build 39:
Design logarithm, start of the top module:
module logarithm #(
	parameter n = 16,
	parameter m = 24,
	parameter k = 5 ,
	parameter p = 24
) (
	input        clk  ,  
	input        reset,  
	input        start,
	input  [0:n] x    ,
	output [1:p] y    ,
	output reg   done
);
Settings: LEC_CHECK=0, ABC_AREA=0, CAP_MARGIN=20, CELL_PAD_IN_SITES_DETAIL_PLACEMENT=0, CORE_MARGIN=2, CORE_UTILIZATION=61, CTS_CLUSTER_DIAMETER=45, CTS_CLUSTER_SIZE=29, GPL_TIMING_DRIVEN=1, HOLD_SLACK_MARGIN=0.25, MAX_ROUTING_LAYER=met4, MIN_ROUTING_LAYER=met1, SETUP_SLACK_MARGIN=2.16, SLEW_MARGIN=35; clock period 7.99 ns.
run.sh (not shown) runs the stock make flow with config.mk's settings and CLKGATE_MAP_FILE=.
For build 15, these inputs were changed with respect to build 39:
Settings: CTS_CLUSTER_SIZE no longer set, was 29; ABC_AREA now 1, was 0; MIN_ROUTING_LAYER no longer set, was met1; CORE_UTILIZATION now 72, was 61; GPL_TIMING_DRIVEN no longer set, was 1; SLEW_MARGIN now 20, was 35; CELL_PAD_IN_SITES_DETAIL_PLACEMENT no longer set, was 0; HOLD_SLACK_MARGIN no longer set, was 0.25; CTS_CLUSTER_DIAMETER no longer set, was 45; MAX_ROUTING_LAYER no longer set, was met4; SETUP_SLACK_MARGIN no longer set, was 2.16; the clock period (ns, I/O delays scaled along) now 7.3, was 7.99.
- Utilization after layout in build 15 vs build 39: up 4.4 points
- The lower xor and xnor area share after synthesis came out of build 15.
- For the fraction of met3 tracks used by global routing, build 15 came in 3.7 points higher than build 39 did.
- Build 15: full flow OK, the timing, design-rule and antenna checks passed
- Going from build 39 to build 15, area of the mapped netlist grew by a little under 10%.
- On fraction of area in registers, build 39 tracks build 15 almost exactly.
The inputs of build 52 differ from those of build 15 as listed below.
Settings: CORE_UTILIZATION changed from 72 to 64; ABC_AREA removed (was 1); the clock period (ns, I/O delays scaled along) changed from 7.3 to 8.17.
## What came out
Between build 15 and build 52, number of inverters outside the clock class in the layout is higher for build 15, build 52 comes in under that. Overall chip area in build 52 is 0.0014 mm² higher than in build 15. Build 52: worst hold path stage count 1 below build 15. The final reports for build 52 and build 15 show clock-buffer cell count higher in the former. Build 52: aggregate routed wire length is 12% lower than what build 15 reported. Going from build 15 to build 52, worst endpoint required time grows by 0.85 ns. Build 52 vs build 15: maximum clock rate down by more than 10%.
The inputs of build 57 differ from those of build 52 as listed below.
Settings: an added SETUP_SLACK_MARGIN of 0.87; a change of CORE_UTILIZATION from 64 to 70; an added CTS_CLUSTER_DIAMETER of 219; a change of the clock period (ns, I/O delays scaled along) from 8.17 to 2.94.
--- outcome ---
Build 57 had finished all stages when the layout checks came back failing, citing negative setup slack. The higher utilization after layout of build 52 and build 57 is in build 57. Between build 52 and build 57, number of non-clock buffers in the layout is higher for build 57, build 52 comes in under that. Comparing build 52 and build 57, global-route usage is higher on build 57. Worst reg-to-reg path cell count delta for build 57 relative to build 52: about 4% lower. Row arrival time at the worst endpoint: build 57 lower / build 52 higher. Relative to build 52, the relative area change from synthesis to final layout of build 57 is higher by 19 points. Minimum setup slack after placement: higher on build 52. Min worst slew slack as a fraction of its limit across build 52 and build 57: build 52. Of build 57 and build 52, it is build 57 that has the lower largest net degree at the start of global routing. Of build 52 and build 57, the higher fmax belongs to build 57.
Setup changes, build 57 to build 76
Settings: removing CTS_CLUSTER_DIAMETER (formerly 219); removing SETUP_SLACK_MARGIN (formerly 0.87); changing CORE_UTILIZATION from 70 to 40; changing the clock period (ns, I/O delays scaled along) from 2.94 to 9.0.
--- outcome ---
Build 76: PASS, flow complete, no timing, DRC or antenna violations. Build 76 improves on build 57 in worst hold slack. The run showing the smaller flop share of the area is build 57. Build 76: core utilization 45 points below build 57. Placer's final routability congestion estimate: build 57 and build 76 compared, higher one is build 57. Changes observed in build 76 relative to build 57: count of non-CTS buffers in the layout lost about 80%, post-placement cell count lower, final setup slack of the worst path rose 5.10 ns.
[inputs] build 85 vs build 76
Settings: SLEW_MARGIN: 20 -> 25; CAP_MARGIN: 20 -> 15; CORE_UTILIZATION: 40 -> 60; GPL_ROUTABILITY_DRIVEN: unset -> 0; CTS_CLUSTER_SIZE: unset -> 34; MIN_ROUTING_LAYER: unset -> met2.
[summary]
Relative to build 76, the post-place instance area measured on build 85 has decreased slightly. Build 85 against build 76: clock tree cell share of total cell area has decreased.

Starting RTL as in the previous note.
Settings: LEC_CHECK=0, CAP_MARGIN=40, CORE_MARGIN=2, CORE_UTILIZATION=72, CTS_CLUSTER_SIZE=26, PLACE_DENSITY_LB_ADDON=0.0, SETUP_SLACK_MARGIN=1.9, SLEW_MARGIN=5, TNS_END_PERCENT=40; clock period 7.75 ns.
Next try:
- CAP_MARGIN: 40 -> 0
- CTS_CLUSTER_DIAMETER: not set -> 302
- SLEW_MARGIN: 5 -> 20
- TNS_END_PERCENT: 40 -> 70
The changed run passed the timing, design-rule and antenna checks.
Utilization came out higher by 0.65 points.
Design area came out higher by 0.77%.
Via count came out lower by 1.3%.
Sequential share of layout area stays flat.
First-iteration DRC count came out lower by 9.1%.
Flip-flop count stays the same.
Worst setup slack barely changes.
Wire length came out lower by 2.1%.
Next try:
- CTS_CLUSTER_DIAMETER: 302 -> 141
- CTS_CLUSTER_SIZE: 26 -> 82
- GPL_ROUTABILITY_DRIVEN: not set -> 0
- SETUP_SLACK_MARGIN: 1.9 -> 0.66
- clock period: 7.75 -> 6.97 ns (I/O delays scaled with it)
Outcome:
- The changed run finished but failed the layout checks on setup timing
- die area is unchanged
- non-clock buffer count is higher by 71
- cell count is higher by 2.7%
- core utilization is higher by 1.8 points
Next try:
- CTS_CLUSTER_DIAMETER: 141 -> 29
- CTS_CLUSTER_SIZE: 82 -> 72
- GPL_ROUTABILITY_DRIVEN: 0 -> not set
- SETUP_SLACK_MARGIN: 0.66 -> 1.9
- TNS_END_PERCENT: 70 -> 40
- clock period: 6.97 -> 7.75 ns (I/O delays scaled with it)
Outcome:
- The changed run produced a clean layout
- count of clock-buffer cells in the layout stays the same
- clock skew stays flat
- setup slack improved by 710 ps
- design area went down by 4.9%
- register-to-register slack improved by 710 ps
- cell count went down by 3.2%
Next try:
- CAP_MARGIN: 0 -> 20
- CORE_UTILIZATION: 72 -> 40
- CTS_CLUSTER_DIAMETER: 29 -> not set
- CTS_CLUSTER_SIZE: 72 -> not set
- PLACE_DENSITY_LB_ADDON: 0.0 -> not set
- SETUP_SLACK_MARGIN: 1.9 -> not set
- TNS_END_PERCENT: 40 -> not set
- clock period: 7.75 -> 8.17 ns (I/O delays scaled with it)
What happened: The changed run passed the timing, design-rule and antenna checks; hold slack stays flat; die area is higher by 78%; global-route usage is lower by 19 points.
Next try:
- CAP_MARGIN: 20 -> 40
- CORE_UTILIZATION: 40 -> 72
- PLACE_DENSITY_LB_ADDON: not set -> 0.0
- clock period: 8.17 -> 6.93 ns (I/O delays scaled with it)
Effect: Now the flow completed, yet does not pass: setup timing; clock skew is about the same; die size fell by 44%; worst setup slack degrades by 610 ps; synthesized cell count stays the same; design area rose by 11%; area after synthesis stays the same; global-route usage rose by 20 points.

## maple
logarithm again, from the RTL that the note above started with.
make LEC_CHECK=0 ABC_AREA=0 CAP_MARGIN=20 CELL_PAD_IN_SITES_DETAIL_PLACEMENT=2 CELL_PAD_IN_SITES_GLOBAL_PLACEMENT=1 CORE_MARGIN=2 CORE_UTILIZATION=61 CTS_CLUSTER_DIAMETER=45 CTS_CLUSTER_SIZE=29 GPL_TIMING_DRIVEN=0 MAX_ROUTING_LAYER=met4 MIN_ROUTING_LAYER=met2 SETUP_SLACK_MARGIN=2.16 SLEW_MARGIN=35 finish   # period 7.99 ns
Run status, maple: aborted in detailed placement (3_5_place_dp), error DPL-0033
Inputs modified between maple and zinc:
- removing CTS_CLUSTER_DIAMETER (formerly 45)
- removing SETUP_SLACK_MARGIN (formerly 2.16)
- setting PLACE_DENSITY_LB_ADDON to 0.0 for the first time
- changing SLEW_MARGIN from 35 to 20
- removing CTS_CLUSTER_SIZE (formerly 29)
- removing CELL_PAD_IN_SITES_GLOBAL_PLACEMENT (formerly 1)
- removing GPL_TIMING_DRIVEN (formerly 0)
- removing ABC_AREA (formerly 0)
- removing MIN_ROUTING_LAYER (formerly met2)
- removing CELL_PAD_IN_SITES_DETAIL_PLACEMENT (formerly 2)
- changing CORE_UTILIZATION from 61 to 72
- removing MAX_ROUTING_LAYER (formerly met4)
- changing the clock period (ns, I/O delays scaled along) from 7.99 to 7.02
[summary]
- FAIL maple @ detailed placement (3_5_place_dp): tool exited with error
- In zinc the implementation completed, yet the final layout does not meet the checks, the culprit being negative setup slack.
- Basic-gate share of the synthesized area counting and, or, nand and nor cells came out exactly the same in zinc and maple.
- zinc vs. maple: die boundary width went down by 7.8%.
- zinc -> maple: sequential cell area fraction in the yosys report delta 0, exact match
- Number of core rows: zinc < maple
- NOTE: core outline area in zinc falls short of that of maple
- Sort zinc and maple by die size desc -> top: maple
Setup changes, zinc to violet
- putting SETUP_SLACK_MARGIN at 2.3 where nothing was set
- putting CTS_CLUSTER_SIZE at 82 where nothing was set
- swapping 7.02 for 8.03 in the clock period (ns, I/O delays scaled along)
[summary]
violet did not stop at any stage, and its layout met the timing, design-rule and antenna checks. The detail-routed net length per standard cell of violet is higher than that of zinc. violet against zinc: core utilization about even; critical path depth now smaller.
## Diff of input files: fjord against violet
- an added PLACE_DENSITY of 0.41
- a deleted PLACE_DENSITY_LB_ADDON that had been 0.0
- an added ABC_AREA of 1
- a change of SETUP_SLACK_MARGIN from 2.3 to 0.39
- a deleted CTS_CLUSTER_SIZE that had been 82
- a change of the clock period (ns, I/O delays scaled along) from 8.03 to 7.3
Notes after the runs:
Relative to violet, the synthesized cell count of fjord is higher by 612. Changes observed in fjord relative to violet: routed wire length picked up an extra about 1.5%, clock skew picked up an extra 0.0038 ns. For violet, the timing endpoint of the critical path was z[21], unlike fjord, where it was z[22]. Status | violet and fjord | clean. Per the comparison of fjord with violet, worst setup slack after layout now smaller, minimum hold slack went down by 0.045 ns, area after synthesis picked up an extra about 8%. Going from violet to fjord, time the worst path needs with I/O delays and setup moved down, chip area estimate from yosys synthesis moved up.
